==> flow/design.v <==
module DCT_Component (
    input clk,
    input reset,
    input [3:0] address,
    input signed [31:0] writedata,
    input write,
    input read,
    input chipselect,
    output reg signed [31:0] readdata
);
    parameter signed [31:0] c1 = 1420;
    parameter signed [31:0] c2 = 1338;
    parameter signed [31:0] c3 = 1204;
    parameter signed [31:0] c5 = 805;
    parameter signed [31:0] c6 = 554;
    parameter signed [31:0] c7 = 283;
    parameter s1 = 3;
    parameter s2 = 10;
    parameter s3 = 13; 
    reg signed [31:0] data1, data2, data3, data4, data5, data6, data7, data8;
    wire signed [31:0] result1, result2, result3, result4, result5, result6, result7, result8;
    wire signed [31:0] result1_, result2_, result3_, result4_, result5_, result6_, result7_, result8_;
    wire signed [31:0] x0, x1, x2, x3, x4, x5, x6, x7, x8;
    wire signed [31:0] x5_out, x8_out, x7_out;
    DCT_Stage1 stage1(
        .data1(data1), .data2(data2), .data3(data3), .data4(data4),
        .data5(data5), .data6(data6), .data7(data7), .data8(data8),
        .x0(x0), .x1(x1), .x2(x2), .x3(x3), .x5(x5), .x6(x6), .x7(x7), .x8(x8)
    );
    DCT_Stage2 stage2(
        .x8(x8), .x5(x5), .x7(x7), .x6(x6),
        .x4(x4), .x5_out(x5_out), .x8_out(x8_out), .x7_out(x7_out)
    );
    DCT_Stage3 stage3(
        .x4(x4), .x5_out(x5_out),
        .result1(result1), .result5(result5)
    );
    DCT_Stage3Col stage3col(
        .x4(x4), .x5_out(x5_out),
        .result1_(result1_), .result5_(result5_)
    );
    DCT_Stage4 stage4(
        .x0(x0), .x1(x1), .x2(x2), .x3(x3), .x8_out(x8_out), .x7_out(x7_out),
        .result3(result3), .result7(result7), .result8(result8), .result6(result6), .result4(result4), .result2(result2)
    );
    DCT_Stage4Col stage4col(
        .x0(x0), .x1(x1), .x2(x2), .x3(x3), .x8_out(x8_out), .x7_out(x7_out),
        .result3_(result3_), .result7_(result7_), .result8_(result8_), .result6_(result6_), .result4_(result4_), .result2_(result2_)
    );
    always @(posedge clk or posedge reset) begin
        if (reset) begin
            data1 <= 0;
            data2 <= 0;
            data3 <= 0;
            data4 <= 0;
            data5 <= 0;
            data6 <= 0;
            data7 <= 0;
            data8 <= 0;
            readdata <= 0;
        end else begin
            if (write && chipselect) begin
                case (address)
                    4'b0000: data1 <= writedata;
                    4'b0001: data2 <= writedata;
                    4'b0010: data3 <= writedata;
                    4'b0011: data4 <= writedata;
                    4'b0100: data5 <= writedata;
                    4'b0101: data6 <= writedata;
                    4'b0110: data7 <= writedata;
                    4'b0111: data8 <= writedata;
                endcase
            end
            if (read && chipselect) begin
                case (address)
                    4'b0000: readdata <= result1;
                    4'b0001: readdata <= result2;
                    4'b0010: readdata <= result3;
                    4'b0011: readdata <= result4;
                    4'b0100: readdata <= result5;
                    4'b0101: readdata <= result6;
                    4'b0110: readdata <= result7;
                    4'b0111: readdata <= result8;
                    4'b1000: readdata <= result1_;
                    4'b1001: readdata <= result2_;
                    4'b1010: readdata <= result3_;
                    4'b1011: readdata <= result4_;
                    4'b1100: readdata <= result5_;
                    4'b1101: readdata <= result6_;
                    4'b1110: readdata <= result7_;
                    4'b1111: readdata <= result8_;
                endcase
            end
        end
    end
defparam stage4.c1 = c1;
defparam stage4.c2 = c2;
defparam stage4.c3 = c3;
defparam stage4.c5 = c5;
defparam stage4.c6 = c6;
defparam stage4.c7 = c7;
defparam stage4.s1 = s1;
defparam stage4.s2 = s2;
defparam stage4.s3 = s3;
defparam stage4col.c1 = c1;
defparam stage4col.c2 = c2;
defparam stage4col.c3 = c3;
defparam stage4col.c5 = c5;
defparam stage4col.c6 = c6;
defparam stage4col.c7 = c7;
defparam stage4col.s1 = s1;
defparam stage4col.s2 = s2;
defparam stage4col.s3 = s3;
defparam stage3col.s1 = s1;
defparam stage3col.s2 = s2;
defparam stage3col.s3 = s3;
endmodule
module DCT_Stage1(
    input signed [31:0] data1, data2, data3, data4, data5, data6, data7, data8,
    output reg signed [31:0] x0, x1, x2, x3, x5, x6, x7, x8
);
    always @(*) begin
        x8 = data1 + data8;
        x0 = data1 - data8;
        x7 = data2 + data7;
        x1 = data2 - data7;
        x6 = data3 + data6;
        x2 = data3 - data6;
        x5 = data4 + data5;
        x3 = data4 - data5;
    end
endmodule
module DCT_Stage2(
    input signed [31:0] x8, x5, x7, x6,
    output reg signed [31:0] x4, x5_out, x8_out, x7_out
);
    always @(*) begin
        x4 = x8 + x5;
        x8_out = x8 - x5;
        x5_out = x7 + x6;
        x7_out = x7 - x6;
    end
endmodule
module DCT_Stage3(
    input signed [31:0] x4, x5_out,
    output reg signed [31:0] result1, result5
);
    always @(*) begin
        result1 = x4 + x5_out;
        result5 = x4 - x5_out;
    end
endmodule
module DCT_Stage3Col(
    input signed [31:0] x4, x5_out,
    output reg signed [31:0] result1_, result5_
);
    parameter s1 = 3;
    parameter s2 = 10;
    parameter s3 = 13; 
    always @(*) begin
        result1_ = (x4 + x5_out) >>> s1;
        result5_ = (x4 - x5_out) >>> s1;
    end
endmodule
module DCT_Stage4(
    input signed [31:0] x0, x1, x2, x3, x8_out, x7_out,
    output reg signed [31:0] result3, result7, result8, result6, result4, result2
);
    parameter signed [31:0] c1 = 1420;
    parameter signed [31:0] c2 = 1338;
    parameter signed [31:0] c3 = 1204;
    parameter signed [31:0] c5 = 805;
    parameter signed [31:0] c6 = 554;
    parameter signed [31:0] c7 = 283;
    parameter s1 = 3;
    parameter s2 = 10;
    parameter s3 = 13; 
    always @(*) begin
        result3 = (x8_out * c2 + x7_out * c6) >>> s2;
        result7 = (x8_out * c6 - x7_out * c2) >>> s2;
        result8 = (x0 * c7 - x1 * c5 + x2 * c3 - x3 * c1) >>> s2;
        result6 = (x0 * c5 - x1 * c1 + x2 * c7 + x3 * c3) >>> s2;
        result4 = (x0 * c3 - x1 * c7 - x2 * c1 - x3 * c5) >>> s2;
        result2 = (x0 * c1 + x1 * c3 + x2 * c5 + x3 * c7) >>> s2;
    end
endmodule
module DCT_Stage4Col(
    input signed [31:0] x0, x1, x2, x3, x8_out, x7_out,
    output reg signed [31:0] result3_, result7_, result8_, result6_, result4_, result2_
);
    parameter signed [31:0] c1 = 1420;
    parameter signed [31:0] c2 = 1338;
    parameter signed [31:0] c3 = 1204;
    parameter signed [31:0] c5 = 805;
    parameter signed [31:0] c6 = 554;
    parameter signed [31:0] c7 = 283;
    parameter s1 = 3;
    parameter s2 = 10;
    parameter s3 = 13; 
    always @(*) begin
        result3_ = (x8_out * c2 + x7_out * c6) >>> s3;
        result7_ = (x8_out * c6 - x7_out * c2) >>> s3;
        result8_ = (x0 * c7 - x1 * c5 + x2 * c3 - x3 * c1) >>> s3;
        result6_ = (x0 * c5 - x1 * c1 + x2 * c7 + x3 * c3) >>> s3;
        result4_ = (x0 * c3 - x1 * c7 - x2 * c1 - x3 * c5) >>> s3;
        result2_ = (x0 * c1 + x1 * c3 + x2 * c5 + x3 * c7) >>> s3;
    end
endmodule
module DCT_Custom_Instruction(clk,
                              reset,
                              dataa,
                              n,
                              clk_en,
                              start,
							                done,
                              result);
parameter c1 = 1420;
parameter c2 = 1338;
parameter c3 = 1204;
parameter c5 = 805;
parameter c6 = 554;
parameter c7 = 283;
parameter s1 = 3;
parameter s2 = 10;
parameter s3 = 13;   
  input clk;
  input reset;
  input signed [31:0] dataa;  
  input [4:0] n;
  input clk_en;
  input start;
  output done;
  output signed [31:0] result;
  wire [3:0] address;
  wire write;
  wire read;
  reg done_delay;
  assign write = (n<8);
  assign read = (n>7);
 assign address = (n == 1) ? 4'b0001 :
                   (n == 2) ? 4'b0010 :
                   (n == 3) ? 4'b0011 :
                   (n == 4) ? 4'b0100 :
                   (n == 5) ? 4'b0101 :
                   (n == 6) ? 4'b0110 :
                   (n == 7) ? 4'b0111 :
                   (n == 8) ? 4'b0000 :
                   (n == 9) ? 4'b0001 :
                   (n == 10) ? 4'b0010 :
                   (n == 11) ? 4'b0011 :
                   (n == 12) ? 4'b0100 :
                   (n == 13) ? 4'b0101 :
                   (n == 14) ? 4'b0110 :
                   (n == 15) ? 4'b0111 :
                   (n == 16) ? 4'b1000 :
                   (n == 17) ? 4'b1001 :
                   (n == 18) ? 4'b1010 :
                   (n == 19) ? 4'b1011 :
                   (n == 20) ? 4'b1100 :
                   (n == 21) ? 4'b1101 :
                   (n == 22) ? 4'b1110 :
                   (n == 23) ? 4'b1111 : 4'b0000;
  assign done = (n>7)? done_delay : start;
  always @ (posedge clk or posedge reset)
  begin
  if (reset)
		done_delay <= 0;
  else
		done_delay <= start & read;
  end
  DCT_Component wrapper_wiring(.clk(clk),
                               .reset(reset),
                               .address(address),
                               .writedata(dataa),
                               .write(write & start),
                               .read(read),
                               .chipselect(clk_en),
                               .readdata(result));
defparam wrapper_wiring.c1 = c1;
defparam wrapper_wiring.c2 = c2;
defparam wrapper_wiring.c3 = c3;
defparam wrapper_wiring.c5 = c5;
defparam wrapper_wiring.c6 = c6;
defparam wrapper_wiring.c7 = c7;
defparam wrapper_wiring.s1 = s1;
defparam wrapper_wiring.s2 = s2;
defparam wrapper_wiring.s3 = s3;
endmodule
Settings: LEC_CHECK=0, CAP_MARGIN=15, CORE_MARGIN=3, CORE_UTILIZATION=72, CTS_CLUSTER_SIZE=34, GPL_TIMING_DRIVEN=1, HOLD_SLACK_MARGIN=0.25, MAX_ROUTING_LAYER=met5, PLACE_DENSITY=0.71, SETUP_SLACK_MARGIN=0.81, SLEW_MARGIN=20; clock period 13.8 ns.
run.sh (not shown) runs the stock make flow with config.mk's settings and CLKGATE_MAP_FILE=.
The starting point ran to the end with violations: negative setup slack.
Then changed:
==> flow/config.mk (replaced) <==
export PLATFORM = sky130hd
export DESIGN_NAME = DCT_Custom_Instruction
export DESIGN_NICKNAME = DCT_Custom_Instruction
export VERILOG_FILES = /design/flow/design.v
export SDC_FILE = /design/flow/constraint.sdc
export NUM_CORES = 4
export LEC_CHECK = 0
export ABC_AREA = 1
export CAP_MARGIN = 20
export CORE_MARGIN = 2
export CORE_UTILIZATION = 70
export CTS_CLUSTER_DIAMETER = 283
export SLEW_MARGIN = 20
==> flow/constraint.sdc (replaced) <==
create_clock -name core_clock -period 12.2 [get_ports {clk}]
set_input_delay 2.4400 -clock core_clock [delete_from_list [all_inputs] [get_ports {clk}]]
set_output_delay 2.4400 -clock core_clock [all_outputs]
set_load 0.01 [all_outputs]
With this change the flow stopped in 5_1_grt (GRT-0232).
Synthesized area climbs by a few percent.
Synthesized cell count came out higher by about a fifth.
Die area grows by a few percent.
